==> inputs of trial 59 <==
==> flow/design.v (excerpt) <==
module battle_ship(
      input wire clk,			 
      input wire clr,
      input wire btnU,
      input wire btnD,
      input wire btnR,
      input wire btnL,
      input wire sel,
	    input sw,
      output wire [2:0] red,	 
      output wire [2:0] green,   
      output wire [1:0] blue,	     
      output wire [3:0] an,
      output wire [7:0] seg,
      output wire hsync,		 
      output wire vsync			 
	);
==> flow/config.mk <==
export PLATFORM = sky130hd
export DESIGN_NAME = battle_ship
export DESIGN_NICKNAME = battle_ship
export VERILOG_FILES = /design/flow/design.v
export SDC_FILE = /design/flow/constraint.sdc
export NUM_CORES = 4
export LEC_CHECK = 0
export CAP_MARGIN = 30
export CELL_PAD_IN_SITES_DETAIL_PLACEMENT = 2
export CELL_PAD_IN_SITES_GLOBAL_PLACEMENT = 1
export CORE_ASPECT_RATIO = 1.69
export CORE_MARGIN = 4
export CORE_UTILIZATION = 61
export CTS_CLUSTER_SIZE = 23
export GPL_ROUTABILITY_DRIVEN = 1
export MAX_ROUTING_LAYER = met4
export PLACE_DENSITY_LB_ADDON = 0.14
export SETUP_SLACK_MARGIN = 0.22
export SLEW_MARGIN = 20
export TNS_END_PERCENT = 5
==> flow/constraint.sdc <==
create_clock -name core_clock -period 3.47 [get_ports {clk}]
set_input_delay 0.6940 -clock core_clock [delete_from_list [all_inputs] [get_ports {clk}]]
set_output_delay 0.6940 -clock core_clock [all_outputs]
set_load 0.01 [all_outputs]
run.sh (not shown) runs the stock make flow with config.mk's settings and CLKGATE_MAP_FILE=.
==> inputs of build 96, as changes to trial 59 <==
ABC_AREA = 1   (was not set)
CAP_MARGIN = 20   (was 30)
CELL_PAD_IN_SITES_DETAIL_PLACEMENT = not set   (was 2)
CELL_PAD_IN_SITES_GLOBAL_PLACEMENT = not set   (was 1)
CORE_ASPECT_RATIO = not set   (was 1.69)
CORE_MARGIN = 2   (was 4)
CORE_UTILIZATION = 72   (was 61)
CTS_CLUSTER_SIZE = not set   (was 23)
GPL_ROUTABILITY_DRIVEN = not set   (was 1)
MAX_ROUTING_LAYER = not set   (was met4)
PLACE_DENSITY_LB_ADDON = not set   (was 0.14)
SETUP_SLACK_MARGIN = not set   (was 0.22)
TNS_END_PERCENT = not set   (was 5)
==> flow/constraint.sdc (replaced) <==
create_clock -name core_clock -period 4.46 [get_ports {clk}]
set_input_delay 0.8920 -clock core_clock [delete_from_list [all_inputs] [get_ports {clk}]]
set_output_delay 0.8920 -clock core_clock [all_outputs]
set_load 0.01 [all_outputs]
==> inputs of build 38, as changes to trial 59 <==
CAP_MARGIN = 20   (was 30)
CELL_PAD_IN_SITES_DETAIL_PLACEMENT = not set   (was 2)
CELL_PAD_IN_SITES_GLOBAL_PLACEMENT = not set   (was 1)
CORE_ASPECT_RATIO = not set   (was 1.69)
CORE_MARGIN = 2   (was 4)
CORE_UTILIZATION = 71   (was 61)
CTS_CLUSTER_SIZE = 46   (was 23)
GPL_ROUTABILITY_DRIVEN = not set   (was 1)
MAX_ROUTING_LAYER = not set   (was met4)
PLACE_DENSITY_LB_ADDON = not set   (was 0.14)
SETUP_SLACK_MARGIN = not set   (was 0.22)
TNS_END_PERCENT = not set   (was 5)
==> flow/constraint.sdc (replaced) <==
create_clock -name core_clock -period 7.26 [get_ports {clk}]
set_input_delay 1.4520 -clock core_clock [delete_from_list [all_inputs] [get_ports {clk}]]
set_output_delay 1.4520 -clock core_clock [all_outputs]
set_load 0.01 [all_outputs]
==> comparison table <==
item                                                                         build 96                   trial 59                 build 38
Status                                                      aborted with a tool error  aborted with a tool error  complete, no violations
Stage where the flow stopped                                                  5_1_grt       3_1_place_gp_skip_io                        -
Area of the synthesized netlist per yosys stat                              13900 µm²                  13900 µm²                13900 µm²
Post-placement setup slack                                                  -0.388 ns                          -                  2.58 ns
Aoi/oai-family share of the synthesized area                                    17.4%                      25.8%                    25.8%
Post-Syn Instances                                                               2191                       1848                     1848
Cts-stage hold buffer count                                                         0                          -                        0
Cell total in the yosys stat output                                              2191                       1848                     1848
Synthesized area per cell                                                    6.33 µm²                   7.51 µm²                 7.51 µm²
Sequential fraction of the synthesis area                                       34.2%                      34.2%                    34.2%
Number of buffers inserted to repair setup after CTS                               49                          -                        0
Placed cells                                                                     2675                          -                     2046
Xor-xnor portion of the synthesized cell area                                   1.71%                      2.40%                    2.40%
Post-synthesis cell type with the largest instance count                      nand2_1                     nor2_1                   nor2_1
Adder and majority gate portion of the synthesized area                         3.57%                      3.57%                    3.57%
Sum of net half-perimeters after detailed placement                           34.3 mm                          -                  33.9 mm
Number of instances resized during post-cts repair                                110                          -                        0
# IOs                                                                              30                          -                       30
Site row count                                                                     50                         71                       51
Share of Yosys cell area claimed by the top area cell type                      34.2%                      34.2%                    34.2%
Deepest level of the CTS H-tree                                                     1                          -                        1

* * *

==> try-lagoon: inputs <==
Starting RTL as in the previous note.
Design battle_ship, start of the top module:
module battle_ship(
      input wire clk,			 
      input wire clr,
      input wire btnU,
      input wire btnD,
      input wire btnR,
      input wire btnL,
      input wire sel,
	    input sw,
      output wire [2:0] red,	 
      output wire [2:0] green,   
      output wire [1:0] blue,	     
      output wire [3:0] an,
      output wire [7:0] seg,
      output wire hsync,		 
      output wire vsync			 
	);
Settings: LEC_CHECK=0, ABC_AREA=1, CAP_MARGIN=20, CORE_MARGIN=2, CORE_UTILIZATION=68, SETUP_SLACK_MARGIN=0.82, SLEW_MARGIN=20; clock period 3.32 ns.
==> try-delta (differences from try-lagoon) <==
--- a/flow/config.mk
+++ b/flow/config.mk
@@ -10,4 +10,4 @@
 export CORE_MARGIN = 2
-export CORE_UTILIZATION = 68
-export SETUP_SLACK_MARGIN = 0.82
+export CORE_UTILIZATION = 66
+export CTS_CLUSTER_DIAMETER = 257
 export SLEW_MARGIN = 20
==> flow/constraint.sdc (replaced) <==
create_clock -name core_clock -period 2.81 [get_ports {clk}]
set_input_delay 0.5620 -clock core_clock [delete_from_list [all_inputs] [get_ports {clk}]]
set_output_delay 0.5620 -clock core_clock [all_outputs]
set_load 0.01 [all_outputs]
==> results <==
try-lagoon stopped in 4_1_cts, error DPL-0038. try-delta aborted during 5_1_grt on GRT-0116. In area after synthesis, try-lagoon and try-delta do not differ. Between try-delta and try-lagoon, the lower die size is in try-lagoon (gap 3.0%, measured against try-lagoon). Synthesized cell count is the same in try-lagoon and try-delta.
==> figures <==
| metric | try-lagoon | try-delta |
|---|---|---|
| Outcome | did not finish | did not finish |
| Failing step | 4_1_cts | 5_1_grt |
| Post-synthesis cell type with the largest combined area | sky130_fd_sc_hd__dfxtp_1 | sky130_fd_sc_hd__dfxtp_1 |
| Area share of the largest cell type after synthesis | 34.22% | 34.22% |
| Count of instantiated cells in the yosys netlist | 2191 | 2191 |
| Chip area line of the yosys report | 13870 sq um | 13870 sq um |
| Adder-cell share of the synthesized area | 3.573% | 3.573% |
| Nets in the synthesized netlist | 2238 | 2238 |
| Row count | 52 | 53 |
| Post-detailed-placement cell area | 17910 sq um | 18390 sq um |
| Die Ht | 146.8 microns | 148.9 microns |
| Core outline area | 20100 sq um | 20820 sq um |
| Synthesized area divided by synthesized cell count | 6.329 sq um | 6.329 sq um |
| Combined area of all synthesized cells | 13870 sq um | 13870 sq um |
| Synth Warn # | 7 | 7 |
| Chip area | 21550 sq um | 22180 sq um |
| Cell Type Count | 58 | 58 |
| # placed instances | 2892 | 2959 |
| Hpwl dp | 38.93 mm | 41.27 mm |
| Setup WS pre-CTS | -1.637 ns | -2.094 ns |
| Fp_density | 68.97% | 66.59% |
| Count of library flops with an enable pin | 0 | 0 |
| Width of the die | 146.8 microns | 148.9 microns |
| RePlAce Congestion | 1.055 | 1.039 |

* * *

==> inputs of try-willow <==
Starting RTL as in the previous note.
make LEC_CHECK=0 CAP_MARGIN=5 CORE_ASPECT_RATIO=0.85 CORE_MARGIN=2 CORE_UTILIZATION=72 CTS_CLUSTER_SIZE=31 HOLD_SLACK_MARGIN=0.29 SETUP_SLACK_MARGIN=-0.31 SLEW_MARGIN=20 finish   # period 6.87 ns
==> try-cedar (differences from try-willow) <==
HOLD_SLACK_MARGIN = unset   (was 0.29)
SETUP_SLACK_MARGIN = 0.9   (was -0.31)
==> flow/constraint.sdc (replaced) <==
create_clock -name core_clock -period 7.03 [get_ports {clk}]
set_input_delay 1.4060 -clock core_clock [delete_from_list [all_inputs] [get_ports {clk}]]
set_output_delay 1.4060 -clock core_clock [all_outputs]
set_load 0.01 [all_outputs]
==> try-sierra (differences from try-willow) <==
CAP_MARGIN = 20   (was 5)
CORE_ASPECT_RATIO = unset   (was 0.85)
CORE_UTILIZATION = 33   (was 72)
CTS_CLUSTER_SIZE = unset   (was 31)
HOLD_SLACK_MARGIN = unset   (was 0.29)
SETUP_SLACK_MARGIN = unset   (was -0.31)
==> flow/constraint.sdc (replaced) <==
create_clock -name core_clock -period 13.4 [get_ports {clk}]
set_input_delay 2.6800 -clock core_clock [delete_from_list [all_inputs] [get_ports {clk}]]
set_output_delay 2.6800 -clock core_clock [all_outputs]
set_load 0.01 [all_outputs]
==> try-violet (differences from try-willow) <==
CAP_MARGIN = 20   (was 5)
CORE_ASPECT_RATIO = unset   (was 0.85)
CORE_UTILIZATION = 66   (was 72)
CTS_CLUSTER_SIZE = unset   (was 31)
HOLD_SLACK_MARGIN = unset   (was 0.29)
SETUP_SLACK_MARGIN = -0.3   (was -0.31)
==> flow/constraint.sdc (replaced) <==
create_clock -name core_clock -period 3.25 [get_ports {clk}]
set_input_delay 0.6500 -clock core_clock [delete_from_list [all_inputs] [get_ports {clk}]]
set_output_delay 0.6500 -clock core_clock [all_outputs]
set_load 0.01 [all_outputs]
==> results.cfg <==
; physical design summary
[status]
result_of_the_run = no timing/DRC/antenna violations

[sta]
worst_clock_skew_ns = 0.0112
report.final.setup_viol = 0
worst_slew_margin_rel_pct = 30.9

[placed_design]
detailedPlacementHpwl_mm = 37.1

[final_layout]
syn_to_layout_area_delta_pct = 10.1
final_cell_count_no_fill = 2369

[setup_path]
cp_peak_stage_delay_ns = 0.86
worst-path-stages = 8

[detailed_routing]
routedWlPerCell_um = 21.4
drt-met1-wl_mm = 22.9
dr.first_iter.drc_count = 1526

[clock_network]
cts_inserted_buffers = 27

[grt]
global_route.usage.met3_pct = 3.17

[power_and_ir_drop]
powerComb_w = 0.000215

[min_path]
hold-path-cell-count = 2
# the run above: try-sierra

==> results.cfg <==
; physical design summary
[status]
result_of_the_run = no timing/DRC/antenna violations

[sta]
worst_clock_skew_ns = 0.0124

[power_and_ir_drop]
powerComb_w = 0.000424

[grt]
global_route.usage.met3_pct = 15.5

[setup_path]
worst-path-stages = 17

[final_layout]
final_cell_count_no_fill = 2060
syn_to_layout_area_delta_pct = 6.51

[detailed_routing]
drt-met1-wl_mm = 18.0
# the run above: try-cedar

==> results.cfg <==
; physical design summary
[status]
result_of_the_run = failed layout checks
checkFailReasons = negative setup slack

[sta]
setup_slack_ns = -0.971
report.final.setup_viol = 60
worst_slew_margin_rel_pct = 21.0
worst_clock_skew_ns = 0.0169

[detailed_routing]
routedWlPerCell_um = 27.4
dr.first_iter.drc_count = 3811

[final_layout]
syn_to_layout_area_delta_pct = 32.0

[placed_design]
detailedPlacementHpwl_mm = 40.1

[setup_path]
worst-path-stages = 24

[power_and_ir_drop]
powerComb_w = 0.00203

[clock_network]
cts_inserted_buffers = 25
# the run above: try-violet

==> results.cfg <==
; physical design summary
[status]
result_of_the_run = no timing/DRC/antenna violations

[detailed_routing]
drt-met1-wl_mm = 18.3
routedWlPerCell_um = 26.5

[clock_network]
cts_inserted_buffers = 23

[grt]
global_route.usage.met3_pct = 20.7

[placed_design]
detailedPlacementHpwl_mm = 35.7

[setup_path]
cp_peak_stage_delay_ns = 0.60

[min_path]
hold-path-cell-count = 2

[sta]
worst_clock_skew_ns = 0.0129
worst_slew_margin_rel_pct = 20.7
# the run above: try-willow

